Design chipmunk, start of the top module:
module chipmunk
	#(parameter addrSize = 12)
	(input clk,
	 input reset,
	 input [addrSize-1:0] startPC,
	 input [7:0] dataBus,
	 output [7:0] dataBusWrite,
	 output reg [addrSize-1:0] addrBus,
	 output weMem,
	 output done);
	reg [7:0] aReg;               
	reg [7:0] xReg;               
	reg [7:0] yReg;               
	reg [5:0] spReg;              
	reg [addrSize-1:0] pcReg;     
	reg [addrSize-1:0] pcRegAlt;  
	reg [addrSize-1:0] eaReg;     
	reg [7:0] dataReg;            
	wire [7:0] dataRegPlus = dataReg+1;  
	reg cFlagReg, zFlagReg, nFlagReg;
	reg [5:0] opcode;             
	reg [1:0] parameter_size;     
	reg [3:0] state;              
	reg finished;                 
	reg [7:0] dataBusOutput;        
	reg [3:0] nextState;            
	wire [7:0] addSubResult;        
	wire addSubCarryOut;
	wire [7:0] shifterResult;       
	wire shifterCarry;
	wire [7:0] bitOperationResult;  
	wire OpLoadA         = opcode[5:1] == 5'b00000;
	wire OpLoadX         = opcode[5:1] == 5'b00001;
	wire OpLoadY         = opcode[5:1] == 5'b00010;
	wire OpIncDecMem     = opcode[5:2] == 4'b0111 && opcode[0];
	wire OpRolRorMem     = (opcode == 6'b011001 || opcode == 6'b011011);
	wire OpIncDec        = opcode[5:1] == 5'b10101;
	wire OpInxDex        = opcode[5:1] == 5'b10110;
	wire OpInyDey        = opcode[5:1] == 5'b10111;
	wire OpSta           = opcode == 6'b100001;
	wire OpStx           = opcode == 6'b100011;
	wire OpSty           = opcode == 6'b100101;
	wire OpLdaY          = opcode == 6'b101000;
	wire OpStaY          = opcode == 6'b101001;
	wire OpIndexY        = opcode[5:1] == 5'b10100;  
	wire OpSetCarryFlag  = opcode[5:1] == 5'b00011;
	wire OpUseAdder      = opcode[5:3] == 3'b001;
	wire OpUseBitOp      = opcode[5:2] == 4'b0100;
	wire OpUseShifter    = opcode[5:2] == 4'b0110;
	wire OpAdderUseCarry = opcode[5:2] == 4'b0011;
	wire OpCpx           = opcode[5:1] == 5'b01011;
	wire OpCpy           = opcode == 6'b011100;
	wire OpDoCompare     = opcode[5:2] == 4'b0101 || OpCpy;
  ...
export LEC_CHECK = 0
export ABC_AREA = 0
export CAP_MARGIN = 20
export CORE_ASPECT_RATIO = 0.5
export CORE_MARGIN = 2
export CORE_UTILIZATION = 72
export CTS_CLUSTER_DIAMETER = 248
export CTS_CLUSTER_SIZE = 99
export PLACE_DENSITY_LB_ADDON = 0.04
export SLEW_MARGIN = 20
export TNS_END_PERCENT = 20
create_clock -name core_clock -period 2.38 [get_ports {clk}]
run.sh (not shown) runs the stock make flow with config.mk's settings and CLKGATE_MAP_FILE=.
The starting point never finished: it broke off in 4_1_cts, error DPL-0038.
Change:
--- a/flow/config.mk
+++ b/flow/config.mk
@@ -10 +9,0 @@
-export CORE_ASPECT_RATIO = 0.5
@@ -12,3 +11,3 @@
-export CORE_UTILIZATION = 72
-export CTS_CLUSTER_DIAMETER = 248
-export CTS_CLUSTER_SIZE = 99
+export CORE_UTILIZATION = 50
+export CTS_CLUSTER_DIAMETER = 262
+export CTS_CLUSTER_SIZE = 98
@@ -17 +16 @@
-export TNS_END_PERCENT = 20
+export TNS_END_PERCENT = 15
==> flow/constraint.sdc (replaced) <==
create_clock -name core_clock -period 5.0 [get_ports {clk}]
set_input_delay 1.0000 -clock core_clock [delete_from_list [all_inputs] [get_ports {clk}]]
set_output_delay 1.0000 -clock core_clock [all_outputs]
set_load 0.01 [all_outputs]
- The new run produced a clean layout
- area after synthesis does not change
- die area grows by 42%
- synthesized cell count is unchanged
Change:
--- a/flow/config.mk
+++ b/flow/config.mk
@@ -8 +7,0 @@
-export ABC_AREA = 0
@@ -11,4 +10,4 @@
-export CORE_UTILIZATION = 50
-export CTS_CLUSTER_DIAMETER = 262
-export CTS_CLUSTER_SIZE = 98
-export PLACE_DENSITY_LB_ADDON = 0.04
+export CORE_UTILIZATION = 20
+export GPL_ROUTABILITY_DRIVEN = 1
+export MAX_ROUTING_LAYER = met4
+export MIN_ROUTING_LAYER = met1
@@ -16 +14,0 @@
-export TNS_END_PERCENT = 15
Result: The changed run went through all stages and came out clean. Hold slack improves by 0.022 ns. Register-to-register slack gains 0.04 ns. Worst setup slack is worse by 0.11 ns. Die size came out higher by about 150%. Via count climbs by about 0.8%. Synthesized cell count is unchanged. Critical path depth came out lower by 7. Sequential share of layout area goes down by 1.0 points. Design area goes up by 4.4%. Wire length increases by about 6.5%. Area after synthesis is unchanged.
Change:
--- a/flow/config.mk
+++ b/flow/config.mk
@@ -9,3 +9,8 @@
-export CORE_MARGIN = 2
-export CORE_UTILIZATION = 20
-export GPL_ROUTABILITY_DRIVEN = 1
+export CELL_PAD_IN_SITES_DETAIL_PLACEMENT = 1
+export CELL_PAD_IN_SITES_GLOBAL_PLACEMENT = 3
+export CORE_ASPECT_RATIO = 1.1
+export CORE_MARGIN = 8
+export CORE_UTILIZATION = 40
+export CTS_CLUSTER_SIZE = 58
+export GPL_ROUTABILITY_DRIVEN = 0
+export GPL_TIMING_DRIVEN = 0
@@ -13 +18,2 @@
-export MIN_ROUTING_LAYER = met1
+export PLACE_DENSITY = 0.78
+export SETUP_SLACK_MARGIN = 0.03
Clock power rose by a little under a tenth.
Final area hardly moves.
Total power rose by a few percent.
Synthesized cell count does not change.
Die area fell by well over a third.
Change:
==> flow/config.mk (replaced) <==
export PLATFORM = sky130hd
export DESIGN_NAME = chipmunk
export DESIGN_NICKNAME = chipmunk
export VERILOG_FILES = /design/flow/design.v
export SDC_FILE = /design/flow/constraint.sdc
export NUM_CORES = 4
export LEC_CHECK = 0
export ABC_AREA = 1
export CAP_MARGIN = 20
export CORE_MARGIN = 2
export CORE_UTILIZATION = 50
export CTS_CLUSTER_DIAMETER = 262
export CTS_CLUSTER_SIZE = 97
export PLACE_DENSITY = 0.36
export SLEW_MARGIN = 20
export TNS_END_PERCENT = 90
Routed wire length shrinks by 11%.
Global-route usage grows by 8.0 points.
Setup slack gains 0.24 ns.
Non-clock buffer count shrinks by 79.
Final area shrinks by 8.3%.
Worst hold slack loses 0.048 ns.
Power shrinks by 5.7%.
Sequential share of layout area grows by 2.1 points.
Power is estimated from default activity; no workload was simulated.
